== sierra ==
## Viterbi
module Viterbi(Dx, Rx, oen, rxrdy, clock, seqrdy,reset
    );
clock: 8.0 ns
lec_check: 0
abc_area: 1
cap_margin: 20
core_margin: 2
core_utilization: 72
cts_cluster_diameter: 255
cts_cluster_size: 72
place_density_lb_addon: 0.06
setup_slack_margin: 1.78
slew_margin: 20
run.sh (not shown) runs the stock make flow with config.mk's settings and CLKGATE_MAP_FILE=.
No final results exist for sierra, since it was stopped by error ODB-0269 during global routing.
Modified inputs, nickel compared to sierra
diff --git a/flow/config.mk b/flow/config.mk
--- a/flow/config.mk
+++ b/flow/config.mk
@@ -8 +7,0 @@
-export ABC_AREA = 1
@@ -12,4 +11,3 @@
-export CTS_CLUSTER_DIAMETER = 255
-export CTS_CLUSTER_SIZE = 72
-export PLACE_DENSITY_LB_ADDON = 0.06
-export SETUP_SLACK_MARGIN = 1.78
+export CTS_CLUSTER_DIAMETER = 387
+export CTS_CLUSTER_SIZE = 98
+export PLACE_DENSITY = 0.38
==> flow/constraint.sdc <==
create_clock -name core_clock -period 5.77 [get_ports {clock}]
set_input_delay 1.1540 -clock core_clock [delete_from_list [all_inputs] [get_ports {clock}]]
set_output_delay 1.1540 -clock core_clock [all_outputs]
set_load 0.01 [all_outputs]
[summary]
nickel | ERROR | global routing
Looking at register share after synthesis across nickel and sierra, the one that comes out lower is nickel.
nickel against sierra; total of cells resized after clock tree synthesis is down by more than half.
Looking at floorplan die area across both flows, nickel is the weaker of the two, with sierra ahead.
Looking at nickel and sierra, the adder-cell share of the synthesized area is a wash.
nickel gives more share of cell area taken by muxes after synthesis than sierra did.
Inputs modified between nickel and yarrow:
diff --git a/flow/config.mk b/flow/config.mk
--- a/flow/config.mk
+++ b/flow/config.mk
@@ -10,4 +10 @@
-export CORE_UTILIZATION = 72
-export CTS_CLUSTER_DIAMETER = 387
-export CTS_CLUSTER_SIZE = 98
-export PLACE_DENSITY = 0.38
+export CORE_UTILIZATION = 40
==> flow/constraint.sdc <==
create_clock -name core_clock -period 8.0 [get_ports {clock}]
set_input_delay 1.6000 -clock core_clock [delete_from_list [all_inputs] [get_ports {clock}]]
set_output_delay 1.6000 -clock core_clock [all_outputs]
set_load 0.01 [all_outputs]
- The flow did not stop early for yarrow: all stages ran, and the layout cleared the timing, design-rule and antenna checks.
- From nickel to yarrow the numbers moved as follows: die boundary height grew by 52 um, number of cells in the design after placement grew by about 3.5%.
- From yarrow to nickel, post-synthesis cell type count did not move at all.
- Placement-stage worst setup slack ended up 1870 ps higher on yarrow than on nickel.
- yarrow -> nickel: synthesized instance count delta 0, exact match
- Between nickel and yarrow, the placement-stage cell area is higher for nickel.
- When yarrow is set beside nickel, its initial cell density of the core turns out to be 33 points smaller.
- Post-cts gate resize count: yarrow vs nickel down 81
- Compared with nickel, yarrow shows a higher area inside the core boundary.
- Diff yarrow..nickel | count of boundary I/O pins | unchanged
- TritonCTS buffer count was higher in yarrow than in nickel.
Inputs modified between yarrow and lagoon:
diff --git a/flow/config.mk b/flow/config.mk
--- a/flow/config.mk
+++ b/flow/config.mk
@@ -10 +10 @@
-export CORE_UTILIZATION = 40
+export CORE_UTILIZATION = 46
@@ -11,0 +12 @@
+export TNS_END_PERCENT = 5
==> flow/constraint.sdc <==
create_clock -name core_clock -period 4.42 [get_ports {clock}]
set_input_delay 0.8840 -clock core_clock [delete_from_list [all_inputs] [get_ports {clock}]]
set_output_delay 0.8840 -clock core_clock [all_outputs]
set_load 0.01 [all_outputs]
## What came out
lagoon finished all stages; layout check result: FAIL, due to setup timing.
yarrow and lagoon ended up with nearly the same clock transition at the registers of the reported paths.
Compare yarrow and lagoon | number of detailed-routing iterations run before antenna repair higher: yarrow
Layout overhead on the synthesized area (lower): yarrow
Summary of lagoon over yarrow: cell total after placement has increased; top fanout value on the critical path has decreased; number of buffers outside the clock class in the layout has increased; path length in cells of the critical path has increased; global-route wire length before repair has increased.
The higher clock skew came out of yarrow.
